==> quartz <==
==> flow/design.v <==
module div 
	#(
		parameter W=32,
					 CBIT=6		 
	 )
	(
		input wire clk, reset, str_trg,
		input wire [W-1:0] dvsr, dvnd,
		output reg ready, done_trg,
		output wire [W-1:0] quo,rmd
	);
	localparam [1:0]
		idle = 2'b00,
		op = 2'b01,
		last = 2'b10,
		done = 2'b11;
	reg [1:0] state_reg, state_next;
	reg [W-1:0] rh_reg, rh_next, rl_reg, rl_next, rh_tmp, d_reg, d_next;
	reg [CBIT-1:0] n_reg, n_next;
	reg q_bit, start;
	always @ (posedge clk, posedge reset)
		if (reset)
		begin
			state_reg<=idle;
			rh_reg<=0;
			rl_reg<=0;
			d_reg<=0;
			n_reg<=0;
		end
		else
		begin
			state_reg<=state_next;
			rh_reg<=rh_next;
			rl_reg<=rl_next;
			d_reg<=d_next;
			n_reg<=n_next;
		end
		always @*
		begin
			start = str_trg;
			state_next = state_reg;
			ready = 1'b0;
			done_trg = 1'b0;
			rh_next = rh_reg;
			rl_next = rl_reg;
			d_next = d_reg;
			n_next = n_reg;
			case (state_reg)
				idle:
				begin
					ready = 1'b1;
					if (start)
					begin
						rh_next = 0;
						rl_next = dvnd;   
						d_next = dvsr;    
						n_next = W+1;     
						state_next = op;
					end
				end
				op:
				begin
					rl_next  = {rl_reg[W-2:0], q_bit};
					rh_next = {rh_tmp[W-2:0], rl_reg[W-1]};
					n_next = n_reg-1;
					if (n_next==1)
						state_next = last;
				end
				last:  
				begin
					rl_next = {rl_reg[W-2:0], q_bit};
					rh_next = rh_tmp;
					state_next = done;
				end
				done:
				begin
					done_trg = 1'b1;
					state_next = idle;
				end
				default: state_next = idle;
			endcase
		end
		always @*
			if (rh_reg >= d_reg)
			begin
				rh_tmp = rh_reg - d_reg;
				q_bit=1'b1;
			end
			else
			begin
				rh_tmp = rh_reg;
				q_bit = 1'b0;
			end
		assign quo = rl_reg;
		assign rmd = rh_reg;
endmodule
module div_avalon
	#(
		parameter W     = 32,
				  CBIT  = 6		 
	 )
	(
		input wire clk, reset,
		input wire [2:0] div_address,
		input wire div_chipselect,
		input wire div_write,
		input wire [W-1:0] div_writedata,
		output wire [W-1:0] div_readdata,
		output wire div_irq,
		output wire div_rdy
	);
    localparam [2:0]
        SET_DIVIDEND  = 3'h0,
        SET_DIVISOR   = 3'h1,
        START         = 3'h2,
        GET_QUOTIENT  = 3'h3,
        GET_REMAINDER = 3'h4,
        GET_READY     = 3'h5,
        DONE_TRG      = 3'h6;
	wire div_start, div_ready, set_done_trg, clr_done_trg;
	reg [W-1:0] dvnd_reg, dvsr_reg;
	reg done_trg_reg;
	wire [W-1:0] quo, rmd;
	wire wr_en, wr_dvnd, wr_dvsr;
	div #(.W(32), .CBIT(6)) d1
		 ( .clk(clk), .reset(reset), .str_trg(div_start), .dvsr(dvsr_reg), .dvnd(dvnd_reg),   
		   .ready(div_ready), .done_trg(set_done_trg), .quo(quo), .rmd(rmd));         
	always @ (posedge clk, posedge reset)
	begin
		if (reset)
		begin
			dvnd_reg <= 0;
			dvsr_reg <= 0;
			done_trg_reg <= 0;
		end
		else
		begin
			if (wr_dvnd)
				dvnd_reg <= div_writedata;
			if (wr_dvsr)
				dvsr_reg <= div_writedata;
			if (set_done_trg)
				done_trg_reg <= 1'b1;
			else if (clr_done_trg)
				done_trg_reg <= 1'b0;
		end
	end
	assign wr_en = div_write & div_chipselect;
	assign wr_dvnd = (div_address == SET_DIVIDEND) & wr_en;
	assign wr_dvsr = (div_address == SET_DIVISOR) & wr_en;
	assign div_start = (div_address == START) & wr_en;
	assign clr_done_trg = (div_address == DONE_TRG) & wr_en;
	assign div_readdata = (div_address == GET_QUOTIENT) ? quo :
								 (div_address == GET_REMAINDER) ? rmd :
								 (div_address == GET_READY) ? {31'b0, div_ready} : {31'b0, done_trg_reg};
	assign div_rdy = div_ready;
	assign div_irq = done_trg_reg;
endmodule
==> flow/run.sh <==
#!/bin/bash
# the make line also repeats each setting of config.mk as NAME=value (left out here)
make -C /OpenROAD-flow-scripts/flow DESIGN_CONFIG=/design/flow/config.mk WORK_HOME=/design/flow/orfs CLKGATE_MAP_FILE= finish
==> flow/config.mk <==
export PLATFORM = sky130hd
export DESIGN_NAME = div_avalon
export DESIGN_NICKNAME = div_avalon
export VERILOG_FILES = /design/flow/design.v
export SDC_FILE = /design/flow/constraint.sdc
export NUM_CORES = 4
export LEC_CHECK = 0
export ABC_AREA = 1
export CAP_MARGIN = 20
export CORE_MARGIN = 2
export CORE_UTILIZATION = 72
export CTS_CLUSTER_SIZE = 51
export HOLD_SLACK_MARGIN = 0.29
export PLACE_DENSITY_LB_ADDON = 0.15
export SLEW_MARGIN = 20
==> flow/constraint.sdc <==
create_clock -name core_clock -period 3.2 [get_ports {clk}]
set_input_delay 0.6400 -clock core_clock [delete_from_list [all_inputs] [get_ports {clk}]]
set_output_delay 0.6400 -clock core_clock [all_outputs]
set_load 0.01 [all_outputs]
==> raven: changes against quartz <==
==> flow/config.mk (replaced) <==
export PLATFORM = sky130hd
export DESIGN_NAME = div_avalon
export DESIGN_NICKNAME = div_avalon
export VERILOG_FILES = /design/flow/design.v
export SDC_FILE = /design/flow/constraint.sdc
export NUM_CORES = 4
export LEC_CHECK = 0
export CAP_MARGIN = 20
export CORE_MARGIN = 2
export CORE_UTILIZATION = 68
export CTS_CLUSTER_SIZE = 36
export SLEW_MARGIN = 20
==> flow/constraint.sdc (replaced) <==
create_clock -name core_clock -period 2.86 [get_ports {clk}]
set_input_delay 0.5720 -clock core_clock [delete_from_list [all_inputs] [get_ports {clk}]]
set_output_delay 0.5720 -clock core_clock [all_outputs]
set_load 0.01 [all_outputs]
==> tundra: changes against quartz <==
==> flow/config.mk (replaced) <==
export PLATFORM = sky130hd
export DESIGN_NAME = div_avalon
export DESIGN_NICKNAME = div_avalon
export VERILOG_FILES = /design/flow/design.v
export SDC_FILE = /design/flow/constraint.sdc
export NUM_CORES = 4
export LEC_CHECK = 0
export CAP_MARGIN = 20
export CORE_MARGIN = 2
export CORE_UTILIZATION = 40
export CTS_CLUSTER_DIAMETER = 364
export PLACE_DENSITY_LB_ADDON = 0.09
export SLEW_MARGIN = 20
==> flow/constraint.sdc (replaced) <==
create_clock -name core_clock -period 5.0 [get_ports {clk}]
set_input_delay 1.0000 -clock core_clock [delete_from_list [all_inputs] [get_ports {clk}]]
set_output_delay 1.0000 -clock core_clock [all_outputs]
set_load 0.01 [all_outputs]
==> qor summary <==
Pin count of the biggest net entering global routing: quartz 125; raven 36; tundra 172
Buffers, non-clock: quartz 93; raven 221; tundra 87
Worst setup path endpoint: quartz div_readdata[23]; raven d1.rh_reg[31]; tundra div_readdata[20]
Sequential cell area fraction in the yosys report: quartz 41.04%; raven 45.29%; tundra 45.29%
Worst clock skew: quartz 17.18 ps; raven 15.77 ps; tundra 12.03 ps
Final Instance Count excl. Fillers: quartz 1736; raven 1294; tundra 1298
Number of diodes: quartz 0; raven 1; tundra 0
Wire length per cell after detailed routing: quartz 18.31 µm; raven 27.70 µm; tundra 18.10 µm
Startpoint of the most critical hold path: quartz dvnd_reg[17]; raven d1.d_reg[24]; tundra d1.state_reg[3]
Result of the run: quartz no timing/DRC/antenna violations; raven complete, but fails checks; tundra no timing/DRC/antenna violations
Layout check failures: quartz -; raven setup timing; tundra -
Register share of total power: quartz 23.6%; raven 24.4%; tundra 31.8%
Relative max-transition margin: quartz 55.24%; raven 23.77%; tundra 29.53%
Initial antenna violation count: quartz 0; raven 3; tundra 0

==> 02-13 <==
// div_avalon: RTL as listed in full above, without the edits since
Settings: LEC_CHECK=0, CAP_MARGIN=20, CORE_MARGIN=2, CORE_UTILIZATION=72, CTS_CLUSTER_SIZE=36, PLACE_DENSITY=0.64, SLEW_MARGIN=20; clock period 3.12 ns.
run.sh (not shown) runs the stock make flow with config.mk's settings and CLKGATE_MAP_FILE=.
==> 10-17 (differences from 02-13) <==
--- a/flow/config.mk
+++ b/flow/config.mk
@@ -7,7 +7,6 @@
 export LEC_CHECK = 0
+export ABC_AREA = 1
 export CAP_MARGIN = 20
 export CORE_MARGIN = 2
-export CORE_UTILIZATION = 72
-export CTS_CLUSTER_SIZE = 36
-export PLACE_DENSITY = 0.64
+export CORE_UTILIZATION = 62
 export SLEW_MARGIN = 20
==> flow/constraint.sdc (replaced) <==
create_clock -name core_clock -period 2.51 [get_ports {clk}]
set_input_delay 0.5020 -clock core_clock [delete_from_list [all_inputs] [get_ports {clk}]]
set_output_delay 0.5020 -clock core_clock [all_outputs]
set_load 0.01 [all_outputs]
==> 10-24 (differences from 02-13) <==
--- a/flow/config.mk
+++ b/flow/config.mk
@@ -7,2 +7,3 @@
 export LEC_CHECK = 0
+export ABC_AREA = 1
 export CAP_MARGIN = 20
@@ -10,4 +11,6 @@
 export CORE_UTILIZATION = 72
-export CTS_CLUSTER_SIZE = 36
-export PLACE_DENSITY = 0.64
+export CTS_CLUSTER_DIAMETER = 225
+export CTS_CLUSTER_SIZE = 100
+export HOLD_SLACK_MARGIN = 0.28
+export SETUP_SLACK_MARGIN = 0.45
 export SLEW_MARGIN = 20
==> flow/constraint.sdc (replaced) <==
create_clock -name core_clock -period 2.51 [get_ports {clk}]
set_input_delay 0.5020 -clock core_clock [delete_from_list [all_inputs] [get_ports {clk}]]
set_output_delay 0.5020 -clock core_clock [all_outputs]
set_load 0.01 [all_outputs]
==> results <==
Final cell count: 02-13 is lower than 10-17 (34%).
Against 10-17, the power of 02-13 is smaller by about 30%.
Via count: 10-17 is larger than 02-13 (17%).
10-17 finished clean. 10-24 died in global routing with DPL-0038. 02-13 completed, yet does not pass: negative setup slack.
Maximum frequency: 10-17 is higher than 02-13 (37%).
Between 10-17 and 02-13, the lower clock power is in 02-13 (gap 18%, measured against 02-13).
Of 10-17 and 02-13, 10-17 has the higher register-to-register slack (gap 0.30 ns).
==> figures <==
metric                                                                             10-24                       02-13           10-17
Seq pwr                                                                                -                     3.70 mW         4.14 mW
Fin nets                                                                               -                        1102            1668
Multi-input gate share of total cell area                                              -                       0.422           0.403
Comb power frac                                                                        -                       0.548           0.646
Result of the run                                                 stopped before the end  complete, but fails checks  finished clean
Failing step                                                              global routing                           -               -
Reasons for failing layout checks                                                      -        negative setup slack               -
Data required time at the worst endpoint                                               -                     3.43 ns         2.87 ns
Cell Area, Placed                                                              12000 µm²                   10800 µm²       11600 µm²
Post-layout period usage of the worst path                                             -                        1.07           0.968
TNS Setup                                                                              -                   -0.959 ns            0 ns
Number of DRC markers after the initial detailed-route iteration                       -                        1277            1106
Clock distribution area overhead in the final layout                                   -                      0.0520          0.0465
FF-to-FF Start                                                                         -                d1.rh_reg[2]    d1.d_reg[25]
# DRC                                                                                  -                           0               0
Die W                                                                             124 µm                      119 µm          134 µm
Power and IR drop assume default switching activity.
